==> v18 <==
// LMFE
module LMFE ( clk, reset, Din, in_en, busy, out_valid, Dout, mem_cen, mem_wen, mem_addr, mem_d, mem_q);
input   clk;
input   reset;
input   in_en;
output  busy;
output  out_valid;
input   [7:0]  Din;
output  [7:0]  Dout;
output  mem_cen;
output  mem_wen;
output  [9:0]  mem_addr;
output  [7:0]  mem_d;
input   [7:0]  mem_q;
wire [7:0] med_d_w;
wire med_en_w;
wire med_del_w;
wire newline_w;
control MainCT( .clk(clk), .rst(reset), .data_in(Din), .in_en(in_en), .busy(busy), .med_data(med_d_w), .med_en(med_en_w), .med_del(med_del_w), .cen(mem_cen), .wen(mem_wen), .addr(mem_addr), .memd(mem_d), .memq(mem_q), .out_valid(out_valid), .newline(newline_w));
insert_sort med(.clk(clk), .rst(reset) , .data_valid(med_en_w) , .data_in(med_d_w), .data_out(Dout), .del_valid(med_del_w), .newline(newline_w)); 
endmodule
clock: 2.03 ns
lec_check: 0
abc_area: 1
cap_margin: 10
cell_pad_in_sites_global_placement: 0
core_aspect_ratio: 1.06
core_margin: 2
core_utilization: 64
cts_cluster_size: 71
gpl_timing_driven: 1
min_routing_layer: met1
place_density_lb_addon: 0.06
setup_slack_margin: 0.01
slew_margin: 20
tns_end_percent: 85
run.sh (not shown) runs the stock make flow with config.mk's settings and CLKGATE_MAP_FILE=.
==> v37: changes against v18 <==
==> flow/config.mk (replaced) <==
export PLATFORM = sky130hd
export DESIGN_NAME = LMFE
export DESIGN_NICKNAME = LMFE
export VERILOG_FILES = /design/flow/design.v
export SDC_FILE = /design/flow/constraint.sdc
export NUM_CORES = 4
export LEC_CHECK = 0
export CAP_MARGIN = 20
export CORE_MARGIN = 2
export CORE_UTILIZATION = 68
export CTS_CLUSTER_DIAMETER = 270
export CTS_CLUSTER_SIZE = 28
export SLEW_MARGIN = 20
==> flow/constraint.sdc (replaced) <==
create_clock -name core_clock -period 3.25 [get_ports {clk}]
set_input_delay 0.6500 -clock core_clock [delete_from_list [all_inputs] [get_ports {clk}]]
set_output_delay 0.6500 -clock core_clock [all_outputs]
set_load 0.01 [all_outputs]
==> results <==
- Die size: v37 is smaller than v18 (4.9%).
- In v18 the area after synthesis is smaller than in v37, by about 0.9%.
- Against v37, the synthesized cell count of v18 is higher by 18%.
- v18 ended with an error in 5_1_grt (DPL-0038). v37 finished with timing, DRC and antenna clean.

========
==> run a: inputs <==
LMFE again, from the RTL that the note above started with.
export LEC_CHECK = 0
export CAP_MARGIN = 20
export CELL_PAD_IN_SITES_DETAIL_PLACEMENT = 2
export CORE_MARGIN = 7
export CORE_UTILIZATION = 24
export CTS_CLUSTER_DIAMETER = 326
export PLACE_DENSITY_LB_ADDON = 0.26
export SETUP_SLACK_MARGIN = 2.07
export SLEW_MARGIN = 20
create_clock -name core_clock -period 7.5 [get_ports {clk}]
==> run b: changes against run a <==
- ABC_AREA: default -> 1
- CAP_MARGIN: 20 -> 5
- CELL_PAD_IN_SITES_DETAIL_PLACEMENT: 2 -> default
- CORE_MARGIN: 7 -> 2
- CORE_UTILIZATION: 24 -> 68
- CTS_CLUSTER_DIAMETER: 326 -> 377
- CTS_CLUSTER_SIZE: default -> 45
- HOLD_SLACK_MARGIN: default -> 0.29
- PLACE_DENSITY_LB_ADDON: 0.26 -> default
- SETUP_SLACK_MARGIN: 2.07 -> default
==> flow/constraint.sdc (replaced) <==
create_clock -name core_clock -period 2.56 [get_ports {clk}]
set_input_delay 0.5120 -clock core_clock [delete_from_list [all_inputs] [get_ports {clk}]]
set_output_delay 0.5120 -clock core_clock [all_outputs]
set_load 0.01 [all_outputs]
==> summary of the runs <==
Run a completed without violations. Run b failed in 5_1_grt, error GRT-0232.
Between run b and run a, the lower synthesized cell count is in run a (gap 18%, measured against run a).
The die area of run a is 3.0 times that of run b.
Area after synthesis: run a is higher than run b (0.95%).

========
==> job 6449 <==
Starting RTL as in the previous note.
export LEC_CHECK = 0
export ABC_AREA = 1
export CAP_MARGIN = 15
export CORE_MARGIN = 2
export CORE_UTILIZATION = 70
export CTS_CLUSTER_DIAMETER = 93
export HOLD_SLACK_MARGIN = -0.1
export SETUP_SLACK_MARGIN = 0.19
export SLEW_MARGIN = 20
create_clock -name core_clock -period 2.91 [get_ports {clk}]
==> job 9028 (differences from job 6449) <==
- CAP_MARGIN: 15 -> 20
- CTS_CLUSTER_DIAMETER: 93 -> 371
- HOLD_SLACK_MARGIN: -0.1 -> default
- SETUP_SLACK_MARGIN: 0.19 -> default
==> flow/constraint.sdc (replaced) <==
create_clock -name core_clock -period 2.82 [get_ports {clk}]
set_input_delay 0.5640 -clock core_clock [delete_from_list [all_inputs] [get_ports {clk}]]
set_output_delay 0.5640 -clock core_clock [all_outputs]
set_load 0.01 [all_outputs]
==> results <==
| metric | job 6449 | job 9028 |
|---|---|---|
| Run status | complete, but fails checks | complete, but fails checks |
| Reasons for failing layout checks | setup timing | setup timing |
| Worst Hold Margin | 296.0 ps | 281.9 ps |
| Maximum number of pins on one net before global-route repair | 232 | 255 |
| Final std cell area, no fill | 0.04732 sq mm | 0.04436 sq mm |
| Total setup buffers inserted after CTS | 40 | 12 |
| Layout buffering overhead excluding clock cells | 0.1059 | 0.08481 |
| Critical path data required time | 3480 ps | 3330 ps |
| Number of warnings the tools reported | 54 | 49 |
| Met3 Routed Length | 20.11 mm | 12.77 mm |
| Clock Skews | 33.52 ps | 26.49 ps |
| Met2 Wirelength | 63.89 mm | 56.94 mm |
| Post-layout instance count excluding filler cells | 6177 | 6065 |
| Timing startpoint of the critical path | med.in_r[1] | MainCT.work_counter[0] |

========
==> inputs of v24 <==
LMFE again, from the RTL that the note above started with.
Settings: LEC_CHECK=0, CAP_MARGIN=0, CELL_PAD_IN_SITES_DETAIL_PLACEMENT=0, CELL_PAD_IN_SITES_GLOBAL_PLACEMENT=2, CORE_ASPECT_RATIO=1.06, CORE_MARGIN=2, CORE_UTILIZATION=20, CTS_CLUSTER_DIAMETER=77, CTS_CLUSTER_SIZE=69, GPL_ROUTABILITY_DRIVEN=0, GPL_TIMING_DRIVEN=0, MAX_ROUTING_LAYER=met4, MIN_ROUTING_LAYER=met1, PLACE_DENSITY_LB_ADDON=0.28, SLEW_MARGIN=40; clock period 2.85 ns.
==> inputs of v15, as changes to v24 <==
ABC_AREA = 1   (was unset)
CAP_MARGIN = 10   (was 0)
CELL_PAD_IN_SITES_DETAIL_PLACEMENT = unset   (was 0)
CELL_PAD_IN_SITES_GLOBAL_PLACEMENT = 0   (was 2)
CORE_UTILIZATION = 66   (was 20)
CTS_CLUSTER_DIAMETER = unset   (was 77)
CTS_CLUSTER_SIZE = 81   (was 69)
GPL_ROUTABILITY_DRIVEN = unset   (was 0)
GPL_TIMING_DRIVEN = 1   (was 0)
MAX_ROUTING_LAYER = unset   (was met4)
PLACE_DENSITY_LB_ADDON = 0.06   (was 0.28)
SLEW_MARGIN = 20   (was 40)
==> flow/constraint.sdc (replaced) <==
create_clock -name core_clock -period 2.1 [get_ports {clk}]
set_input_delay 0.4200 -clock core_clock [delete_from_list [all_inputs] [get_ports {clk}]]
set_output_delay 0.4200 -clock core_clock [all_outputs]
set_load 0.01 [all_outputs]
==> impl_metrics.toml <==
# synthesis and place-and-route metrics
[timing]
setup_viol = 349
timing.final.ws_setup_ns = -0.464

[layout]
clk_share_pct = 4.29

[placement]
dpl.cell_count = 6902

[run_status]
status = "finished with violations"
failed_checks = "negative setup slack"

[cts]
hold_buffers = 0
# the run above: v24

==> impl_metrics.toml <==
# generated from flow reports
[run_status]
error_message = "[ERROR DPL-0038] Utilization greater than 100%, impossible to legalize"
haltStage = "clock tree synthesis"
status = "stopped before the end"

[synth]
edf_count = 0
syn_inst = 5077

[placement]
dpl.cell_count = 6717
# the run above: v15


========
==> inputs of 05-08 <==
LMFE again, from the RTL that the note above started with.
Settings: LEC_CHECK=0, CAP_MARGIN=10, CELL_PAD_IN_SITES_GLOBAL_PLACEMENT=1, CORE_ASPECT_RATIO=1.06, CORE_MARGIN=2, CORE_UTILIZATION=20, CTS_CLUSTER_SIZE=81, GPL_TIMING_DRIVEN=1, HOLD_SLACK_MARGIN=-0.06, MIN_ROUTING_LAYER=met2, PLACE_DENSITY_LB_ADDON=0.28, SLEW_MARGIN=20; clock period 4.57 ns.
==> 02-09: changes against 05-08 <==
- ABC_AREA: default -> 1
- CELL_PAD_IN_SITES_GLOBAL_PLACEMENT: 1 -> 0
- CORE_UTILIZATION: 20 -> 70
- MIN_ROUTING_LAYER: met2 -> met1
- PLACE_DENSITY_LB_ADDON: 0.28 -> default
- SETUP_SLACK_MARGIN: default -> -0.13
==> flow/constraint.sdc (replaced) <==
create_clock -name core_clock -period 2.41 [get_ports {clk}]
set_input_delay 0.4820 -clock core_clock [delete_from_list [all_inputs] [get_ports {clk}]]
set_output_delay 0.4820 -clock core_clock [all_outputs]
set_load 0.01 [all_outputs]
==> 01-03: changes against 05-08 <==
- ABC_AREA: default -> 1
- CAP_MARGIN: 10 -> 15
- CELL_PAD_IN_SITES_GLOBAL_PLACEMENT: 1 -> default
- CORE_ASPECT_RATIO: 1.06 -> default
- CORE_UTILIZATION: 20 -> 70
- CTS_CLUSTER_DIAMETER: default -> 93
- CTS_CLUSTER_SIZE: 81 -> default
- GPL_TIMING_DRIVEN: 1 -> default
- HOLD_SLACK_MARGIN: -0.06 -> 0.3
- MIN_ROUTING_LAYER: met2 -> default
- PLACE_DENSITY_LB_ADDON: 0.28 -> default
==> flow/constraint.sdc (replaced) <==
create_clock -name core_clock -period 3.29 [get_ports {clk}]
set_input_delay 0.6580 -clock core_clock [delete_from_list [all_inputs] [get_ports {clk}]]
set_output_delay 0.6580 -clock core_clock [all_outputs]
set_load 0.01 [all_outputs]
==> results <==
Against 05-08, the die size of 01-03 is smaller by about 70%. In 05-08 the cell count is higher than in 01-03, by about 17%. 02-09 aborted during global routing (5_1_grt) (GRT-0232). 05-08 went through all stages and came out clean. 01-03 completed without violations. Of 05-08 and 01-03, 01-03 has the higher fmax (gap about 23%, measured against 01-03). Against 01-03, the via count of 05-08 is larger by 19%. Between 05-08 and 01-03, the lower worst hold slack is in 01-03 (gap 0.046 ns). Between 01-03 and 05-08, the lower final area is in 01-03 (gap 4.9%, measured against 05-08). Between 01-03 and 05-08, the lower synthesized cell count is in 05-08 (gap about 18%, measured against 05-08).
